==> job 1908: inputs <==
Design mac_unit, start of the top module:
module mac_unit(input clk,en,clr,
                input [15:0]a,b,
                output [39:0]c);
wire [31:0]temp1;
mul_16x16 m1(clk,a,b,temp1);
accumulator a1(clk,en,clr,temp1,c);
endmodule
make LEC_CHECK=0 ABC_AREA=1 CAP_MARGIN=40 CORE_MARGIN=2 CORE_UTILIZATION=72 CTS_CLUSTER_DIAMETER=260 HOLD_SLACK_MARGIN=-0.08 PLACE_DENSITY=0.66 SETUP_SLACK_MARGIN=-0.65 SLEW_MARGIN=20 finish   # period 11.4 ns
run.sh (not shown) runs the stock make flow with config.mk's settings and CLKGATE_MAP_FILE=.
==> inputs of job 9565, as changes to job 1908 <==
==> flow/config.mk (replaced) <==
export PLATFORM = sky130hd
export DESIGN_NAME = mac_unit
export DESIGN_NICKNAME = mac_unit
export VERILOG_FILES = /design/flow/design.v
export SDC_FILE = /design/flow/constraint.sdc
export NUM_CORES = 4
export LEC_CHECK = 0
export ABC_AREA = 1
export CAP_MARGIN = 20
export CORE_MARGIN = 2
export CORE_UTILIZATION = 72
export CTS_CLUSTER_DIAMETER = 218
export CTS_CLUSTER_SIZE = 79
export PLACE_DENSITY_LB_ADDON = 0.08
export SLEW_MARGIN = 20
==> flow/constraint.sdc (replaced) <==
create_clock -name core_clock -period 11.7 [get_ports {clk}]
set_input_delay 2.3400 -clock core_clock [delete_from_list [all_inputs] [get_ports {clk}]]
set_output_delay 2.3400 -clock core_clock [all_outputs]
set_load 0.01 [all_outputs]
==> results <==
	job 9565	job 1908
Status	complete, but fails checks	complete, but fails checks
Reasons for failing layout checks	setup timing	setup timing
Beginning of the worst hold path	m1.m4.mu2.clk_b[3]$_DFF_P_	m1.clk_b[13]$_DFF_P_
Worst slack at placement	-1.78 ns	-2.09 ns
Clock insertion delay at the later pin of the skew report	0.46 ns	0.47 ns
Routed WL	51.2 mm	48.9 mm
Vias in the first global route	15800	15300
Met2 WL post-DR	24.5 mm	24.1 mm
Aggregate global-route resource usage	42.6%	40.4%
Sum Neg Setup Slack	-19.56 ns	-25.08 ns
Post-layout instance area	20000 µm²	20200 µm²
Detailed route wirelength on metal3	4.48 mm	4.00 mm
Fill cell instance count of the final layout	1292	1230
Non-clock buffer share	6.31%	6.99%
Number of iterations in the first detailed-routing pass	9	8
Worst Setup Slack, final	-1.74 ns	-1.96 ns
Logic area	11700 µm²	11800 µm²

---

==> exp/amber: inputs <==
Starting RTL as in the previous note.
Settings: LEC_CHECK=0, ABC_AREA=0, CAP_MARGIN=5, CELL_PAD_IN_SITES_DETAIL_PLACEMENT=0, CELL_PAD_IN_SITES_GLOBAL_PLACEMENT=1, CORE_MARGIN=2, CORE_UTILIZATION=72, CTS_CLUSTER_DIAMETER=68, CTS_CLUSTER_SIZE=17, GPL_ROUTABILITY_DRIVEN=0, MAX_ROUTING_LAYER=met4, SETUP_SLACK_MARGIN=2.05, SLEW_MARGIN=20; clock period 6.93 ns.
==> inputs of exp/nickel, as changes to exp/amber <==
- ABC_AREA: 0 -> not set
- CAP_MARGIN: 5 -> 20
- CELL_PAD_IN_SITES_DETAIL_PLACEMENT: 0 -> not set
- CELL_PAD_IN_SITES_GLOBAL_PLACEMENT: 1 -> not set
- CORE_UTILIZATION: 72 -> 41
- CTS_CLUSTER_DIAMETER: 68 -> not set
- CTS_CLUSTER_SIZE: 17 -> not set
- PLACE_DENSITY_LB_ADDON: not set -> 0.11
- SETUP_SLACK_MARGIN: 2.05 -> 2.69
==> flow/constraint.sdc (replaced) <==
create_clock -name core_clock -period 18.0 [get_ports {clk}]
set_input_delay 3.6000 -clock core_clock [delete_from_list [all_inputs] [get_ports {clk}]]
set_output_delay 3.6000 -clock core_clock [all_outputs]
set_load 0.01 [all_outputs]
==> inputs of exp/violet, as changes to exp/amber <==
- ABC_AREA: 0 -> 1
- CAP_MARGIN: 5 -> 25
- CELL_PAD_IN_SITES_GLOBAL_PLACEMENT: 1 -> 0
- CORE_UTILIZATION: 72 -> 61
- CTS_CLUSTER_DIAMETER: 68 -> not set
- CTS_CLUSTER_SIZE: 17 -> 34
- PLACE_DENSITY: not set -> 0.63
- SETUP_SLACK_MARGIN: 2.05 -> -0.46
==> flow/constraint.sdc (replaced) <==
create_clock -name core_clock -period 11.3 [get_ports {clk}]
set_input_delay 2.2600 -clock core_clock [delete_from_list [all_inputs] [get_ports {clk}]]
set_output_delay 2.2600 -clock core_clock [all_outputs]
set_load 0.01 [all_outputs]
==> comparison table <==
| quantity | exp/amber | exp/violet | exp/nickel |
|---|---|---|---|
| Buffers excl. clock | - | 153 | 88 |
| Setup slack on the worst flop-to-flop path | - | -1.99 ns | 3.68 ns |
| Start point of the critical path | - | m1.m2.mu2.m1.clk_b[0]$_DFF_P_ | m1.m2.mu2.m1.clk_b[0]$_DFF_P_ |
| Cells after synthesis | 1571 | 2257 | 1571 |
| Clock Tree Buf Depth | - | 2 | 2 |
| Slowest library cell on the worst path | - | fa_2 | dfxtp_1 |
| Final non-clock buffer share | - | 0.0664 | 0.0480 |
| Length of routed met2 wiring | - | 19600 microns | 14500 microns |
| Max cap viols | - | 0 | 0 |
| Layer carrying the most global-route usage | - | met2 | met2 |
| Share of the final layout cell area in multi-input gates | - | 0.582 | 0.621 |
| Remaining DRCs | - | 0 | 0 |
| Post-Synth Adder-Cell Area | 0.461 | 0.418 | 0.461 |
| Status | stopped before the end | finished with violations | complete, no violations |
| Failing step | global placement without I/O | - | - |
| Violated checks | - | negative setup slack | - |
| Number of well taps | - | 378 | 511 |
| Number of flip-flops and latches | - | 168 | 168 |
| Met1 Wirelength | - | 18200 microns | 16100 microns |
| Worst hold endpoint | - | m1.m2.clk_a[5]$_DFF_P_ | m1.m2.mu3.m4.clk_b[1]$_DFF_P_ |
| Class of the worst hold path | - | reg2reg | reg2reg |
| Number of buffers created by CTS | - | 17 | 17 |

---

==> run a: inputs <==
mac_unit again, from the RTL that the note above started with.
clock: 13.6 ns
lec_check: 0
abc_area: 1
cap_margin: 5
cell_pad_in_sites_detail_placement: 1
cell_pad_in_sites_global_placement: 1
core_aspect_ratio: 1.19
core_margin: 7
core_utilization: 18
cts_cluster_diameter: 360
cts_cluster_size: 34
gpl_routability_driven: 1
gpl_timing_driven: 0
max_routing_layer: met4
min_routing_layer: met2
place_density: 0.63
setup_slack_margin: 2.14
slew_margin: 20
tns_end_percent: 90
==> inputs of run b, as changes to run a <==
- ABC_AREA: 1 -> unset
- CELL_PAD_IN_SITES_DETAIL_PLACEMENT: 1 -> unset
- CELL_PAD_IN_SITES_GLOBAL_PLACEMENT: 1 -> unset
- CORE_ASPECT_RATIO: 1.19 -> 1.05
- CORE_MARGIN: 7 -> 2
- CORE_UTILIZATION: 18 -> 44
- CTS_CLUSTER_DIAMETER: 360 -> unset
- CTS_CLUSTER_SIZE: 34 -> unset
- GPL_ROUTABILITY_DRIVEN: 1 -> unset
- GPL_TIMING_DRIVEN: 0 -> unset
- MAX_ROUTING_LAYER: met4 -> unset
- MIN_ROUTING_LAYER: met2 -> unset
- PLACE_DENSITY: 0.63 -> unset
- SETUP_SLACK_MARGIN: 2.14 -> unset
- SLEW_MARGIN: 20 -> 30
- TNS_END_PERCENT: 90 -> unset
==> flow/constraint.sdc (replaced) <==
create_clock -name core_clock -period 13.5 [get_ports {clk}]
set_input_delay 2.7000 -clock core_clock [delete_from_list [all_inputs] [get_ports {clk}]]
set_output_delay 2.7000 -clock core_clock [all_outputs]
set_load 0.01 [all_outputs]
==> comparison <==
Between run b and run a, the lower synthesized area is in run b (gap about 9%, measured against run a). Critical path depth: run a is higher than run b (9). Of run a and run b, run b has the higher utilization (gap 28 points). Run b ran to the end with no violations. Run a reached the layout checks and failed them: setup timing.

---

==> try-ember <==
mac_unit again, from the RTL that the note above started with.
Settings: LEC_CHECK=0, ABC_AREA=1, CAP_MARGIN=5, CELL_PAD_IN_SITES_DETAIL_PLACEMENT=0, CELL_PAD_IN_SITES_GLOBAL_PLACEMENT=0, CORE_MARGIN=2, CORE_UTILIZATION=72, CTS_CLUSTER_DIAMETER=84, CTS_CLUSTER_SIZE=82, GPL_ROUTABILITY_DRIVEN=0, MAX_ROUTING_LAYER=met4, PLACE_DENSITY_LB_ADDON=0.01, SETUP_SLACK_MARGIN=-0.46, SLEW_MARGIN=30; clock period 11.3 ns.
==> try-maple (differences from try-ember) <==
Settings changed: ABC_AREA 1 to default, CAP_MARGIN 5 to 20, CELL_PAD_IN_SITES_DETAIL_PLACEMENT 0 to default, CELL_PAD_IN_SITES_GLOBAL_PLACEMENT 0 to default, CORE_UTILIZATION 72 to 40, CTS_CLUSTER_DIAMETER 84 to default, CTS_CLUSTER_SIZE 82 to default, GPL_ROUTABILITY_DRIVEN 0 to default, MAX_ROUTING_LAYER met4 to default, PLACE_DENSITY_LB_ADDON 0.01 to default, SETUP_SLACK_MARGIN -0.46 to default, SLEW_MARGIN 30 to 20.
==> flow/constraint.sdc (replaced) <==
create_clock -name core_clock -period 13.5 [get_ports {clk}]
set_input_delay 2.7000 -clock core_clock [delete_from_list [all_inputs] [get_ports {clk}]]
set_output_delay 2.7000 -clock core_clock [all_outputs]
set_load 0.01 [all_outputs]
==> notes <==
try-ember finished with setup timing left. try-maple ran to the end with no violations.
In clock-buffer cell count, try-ember and try-maple do not differ.
Die size: try-maple is larger than try-ember (about 60%).
Between try-maple and try-ember, the lower register-to-register slack is in try-ember (gap 2.3 ns).
Against try-maple, the via count of try-ember is larger by 41%.
Against try-maple, the setup slack of try-ember is worse by 2.3 ns.
Of try-ember and try-maple, try-ember has the higher final cell count (gap about 22%, measured against try-maple).

---

==> trial 86: inputs <==
mac_unit again, from the RTL that the note above started with.
clock: 9.8 ns
lec_check: 0
cap_margin: 5
cell_pad_in_sites_detail_placement: 1
cell_pad_in_sites_global_placement: 3
core_aspect_ratio: 1.05
core_margin: 6
core_utilization: 44
cts_cluster_diameter: 394
cts_cluster_size: 98
gpl_routability_driven: 0
gpl_timing_driven: 0
slew_margin: 40
tns_end_percent: 85
==> inputs of build 34, as changes to trial 86 <==
==> flow/config.mk (replaced) <==
export PLATFORM = sky130hd
export DESIGN_NAME = mac_unit
export DESIGN_NICKNAME = mac_unit
export VERILOG_FILES = /design/flow/design.v
export SDC_FILE = /design/flow/constraint.sdc
export NUM_CORES = 4
export LEC_CHECK = 0
export ABC_AREA = 1
export CAP_MARGIN = 20
export CORE_MARGIN = 2
export CORE_UTILIZATION = 68
export CTS_CLUSTER_DIAMETER = 218
export SLEW_MARGIN = 20
==> flow/constraint.sdc (replaced) <==
create_clock -name core_clock -period 11.7 [get_ports {clk}]
set_input_delay 2.3400 -clock core_clock [delete_from_list [all_inputs] [get_ports {clk}]]
set_output_delay 2.3400 -clock core_clock [all_outputs]
set_load 0.01 [all_outputs]
==> results <==
Of trial 86 and build 34, build 34 has the higher register-to-register slack (gap 1.9 ns). Of trial 86 and build 34, build 34 has the higher synthesized cell count (gap 30%, measured against build 34). Of build 34 and trial 86, build 34 has the higher clock skew (gap 0.0015 ns). Fmax is about the same in trial 86 and build 34. In build 34 the clock-buffer cell count is lower than in trial 86, by 1. Between trial 86 and build 34, the lower synthesized area is in trial 86 (gap 9.4%, measured against build 34). Against build 34, the setup slack of trial 86 is lower by 1.9 ns. Trial 86 completed, yet does not pass: setup timing. Build 34 finished with setup timing left. Between trial 86 and build 34, the lower worst hold slack is in trial 86 (gap 0.0061 ns). Wire length: trial 86 is lower than build 34 (11%). Of trial 86 and build 34, trial 86 has the higher sequential share of layout area (gap 1.4 points).

---

==> inputs of run D <==
mac_unit again, from the RTL that the note above started with.
Settings: LEC_CHECK=0, ABC_AREA=0, CAP_MARGIN=25, CELL_PAD_IN_SITES_DETAIL_PLACEMENT=0, CELL_PAD_IN_SITES_GLOBAL_PLACEMENT=1, CORE_MARGIN=8, CORE_UTILIZATION=40, CTS_CLUSTER_DIAMETER=254, CTS_CLUSTER_SIZE=34, GPL_ROUTABILITY_DRIVEN=0, GPL_TIMING_DRIVEN=0, MAX_ROUTING_LAYER=met4, PLACE_DENSITY=0.63, SETUP_SLACK_MARGIN=-0.46, SLEW_MARGIN=20, TNS_END_PERCENT=5; clock period 7.58 ns.
==> inputs of run E, as changes to run D <==
Settings changed: ABC_AREA 0 to 1, CAP_MARGIN 25 to 5, CORE_MARGIN 8 to 2, CORE_UTILIZATION 40 to 72, CTS_CLUSTER_DIAMETER 254 to default, CTS_CLUSTER_SIZE 34 to 17, GPL_TIMING_DRIVEN 0 to default, PLACE_DENSITY 0.63 to default, SETUP_SLACK_MARGIN -0.46 to -0.49, TNS_END_PERCENT 5 to default.
==> flow/constraint.sdc (replaced) <==
create_clock -name core_clock -period 6.93 [get_ports {clk}]
set_input_delay 1.3860 -clock core_clock [delete_from_list [all_inputs] [get_ports {clk}]]
set_output_delay 1.3860 -clock core_clock [all_outputs]
set_load 0.01 [all_outputs]
==> notes <==
- Run E never finished: it broke off in global placement without I/O with GPL-0301. Run D finished but fails on negative setup slack.
- Between run D and run E, the lower die size is in run E (gap about 80%, measured against run E).
- In run D the synthesized area is smaller than in run E, by about 9%.
- Synthesized cell count: run D is smaller than run E (about 30%).

---

==> v30: inputs <==
mac_unit again, from the RTL that the note above started with.
make LEC_CHECK=0 ABC_AREA=0 CAP_MARGIN=25 CELL_PAD_IN_SITES_DETAIL_PLACEMENT=0 CELL_PAD_IN_SITES_GLOBAL_PLACEMENT=1 CORE_MARGIN=9 CORE_UTILIZATION=40 CTS_CLUSTER_DIAMETER=254 CTS_CLUSTER_SIZE=34 GPL_ROUTABILITY_DRIVEN=0 GPL_TIMING_DRIVEN=0 MAX_ROUTING_LAYER=met4 PLACE_DENSITY=0.63 SETUP_SLACK_MARGIN=-0.46 SLEW_MARGIN=20 TNS_END_PERCENT=5 finish   # period 7.58 ns
==> v38 (differences from v30) <==
==> flow/config.mk (replaced) <==
export PLATFORM = sky130hd
export DESIGN_NAME = mac_unit
export DESIGN_NICKNAME = mac_unit
export VERILOG_FILES = /design/flow/design.v
export SDC_FILE = /design/flow/constraint.sdc
export NUM_CORES = 4
export LEC_CHECK = 0
export ABC_AREA = 1
export CAP_MARGIN = 5
export CELL_PAD_IN_SITES_DETAIL_PLACEMENT = 1
export CELL_PAD_IN_SITES_GLOBAL_PLACEMENT = 1
export CORE_ASPECT_RATIO = 0.5
export CORE_MARGIN = 7
export CORE_UTILIZATION = 27
export CTS_CLUSTER_DIAMETER = 360
export CTS_CLUSTER_SIZE = 34
export GPL_ROUTABILITY_DRIVEN = 1
export GPL_TIMING_DRIVEN = 0
export MAX_ROUTING_LAYER = met4
export MIN_ROUTING_LAYER = met2
export PLACE_DENSITY = 0.63
export SLEW_MARGIN = 20
==> flow/constraint.sdc (replaced) <==
create_clock -name core_clock -period 15.7 [get_ports {clk}]
set_input_delay 3.1400 -clock core_clock [delete_from_list [all_inputs] [get_ports {clk}]]
set_output_delay 3.1400 -clock core_clock [all_outputs]
set_load 0.01 [all_outputs]
==> v5 (differences from v30) <==
==> flow/config.mk (replaced) <==
export PLATFORM = sky130hd
export DESIGN_NAME = mac_unit
export DESIGN_NICKNAME = mac_unit
export VERILOG_FILES = /design/flow/design.v
export SDC_FILE = /design/flow/constraint.sdc
export NUM_CORES = 4
export LEC_CHECK = 0
export ABC_AREA = 1
export CAP_MARGIN = 25
export CELL_PAD_IN_SITES_DETAIL_PLACEMENT = 1
export CELL_PAD_IN_SITES_GLOBAL_PLACEMENT = 1
export CORE_MARGIN = 2
export CORE_UTILIZATION = 27
export CTS_CLUSTER_SIZE = 34
export GPL_ROUTABILITY_DRIVEN = 0
export MAX_ROUTING_LAYER = met4
export PLACE_DENSITY = 0.63
export SETUP_SLACK_MARGIN = -0.46
export SLEW_MARGIN = 20
==> v10 (differences from v30) <==
==> flow/config.mk (replaced) <==
export PLATFORM = sky130hd
export DESIGN_NAME = mac_unit
export DESIGN_NICKNAME = mac_unit
export VERILOG_FILES = /design/flow/design.v
export SDC_FILE = /design/flow/constraint.sdc
export NUM_CORES = 4
export LEC_CHECK = 0
export ABC_AREA = 1
export CAP_MARGIN = 5
export CELL_PAD_IN_SITES_DETAIL_PLACEMENT = 0
export CELL_PAD_IN_SITES_GLOBAL_PLACEMENT = 1
export CORE_MARGIN = 2
export CORE_UTILIZATION = 72
export CTS_CLUSTER_SIZE = 99
export GPL_ROUTABILITY_DRIVEN = 0
export MAX_ROUTING_LAYER = met4
export PLACE_DENSITY = 0.35
export SETUP_SLACK_MARGIN = 2.05
export SLEW_MARGIN = 20
==> flow/constraint.sdc (replaced) <==
create_clock -name core_clock -period 6.93 [get_ports {clk}]
set_input_delay 1.3860 -clock core_clock [delete_from_list [all_inputs] [get_ports {clk}]]
set_output_delay 1.3860 -clock core_clock [all_outputs]
set_load 0.01 [all_outputs]
==> comparison table <==
| metric | v30 | v10 | v5 | v38 |
|---|---|---|---|---|
| Antenna violations before repair | 0 | - | 1 | 0 |
| Synthesis area per yosys | 0.0156 mm² | 0.0172 mm² | 0.0172 mm² | 0.0172 mm² |
| Post-route clock period utilization | 181% | - | 177% | 94.6% |
| Via count of the first global-routing pass | 10,816 | - | 15,325 | 21,868 |
| Final slew viol count | 0 | - | 0 | 0 |
| Count of multi-input gates | 1,042 | - | 1,318 | 1,318 |
| Fill cells | 3,683 | - | 7,643 | 7,682 |
| Total wirelength of the detailed-routed design | 34,400 µm | - | 50,000 µm | 50,000 µm |
| Horizontal die dimension | 215 µm | 159 µm | 256 µm | 371 µm |
| Result of the run | complete, but fails checks | stopped before the end | complete, but fails checks | timing/DRC/antenna clean |
| Failing step | - | global placement without I/O | - | - |
| Violated checks | setup timing | - | setup timing | - |
| Mux frac, synth | 1.42% | 0% | 0% | 0% |
| Final-report setup violation count | 30 | - | 30 | 0 |
| Setup Slack @ Placement | -6.65 ns | - | -5.96 ns | -0.310 ns |
| Insertion delay at the late pin of the worst-skew pair | 0.44 ns | - | 0.47 ns | 0.49 ns |
| Endpoint of the most critical setup path | a1.acc[38]$_SDFFE_PP0P_ | - | a1.acc[37]$_SDFFE_PP0P_ | a1.acc[36]$_SDFFE_PP0P_ |
| Die area | 0.0464 mm² | 0.0251 mm² | 0.0658 mm² | 0.0714 mm² |
| Setup slack of the most critical reg-to-reg path | -6.14 ns | - | -5.87 ns | 0.85 ns |
| Arithmetic-cell share of the synthesized area counting full adders, half adders and majority gates | 46.1% | 41.8% | 41.8% | 41.8% |
| Number of diodes | 1 | - | 0 | 5 |
| Unrepaired setup endpoints after global routing | true | - | true | false |
| Startpoint types | flip-flop | - | flip-flop | flip-flop |
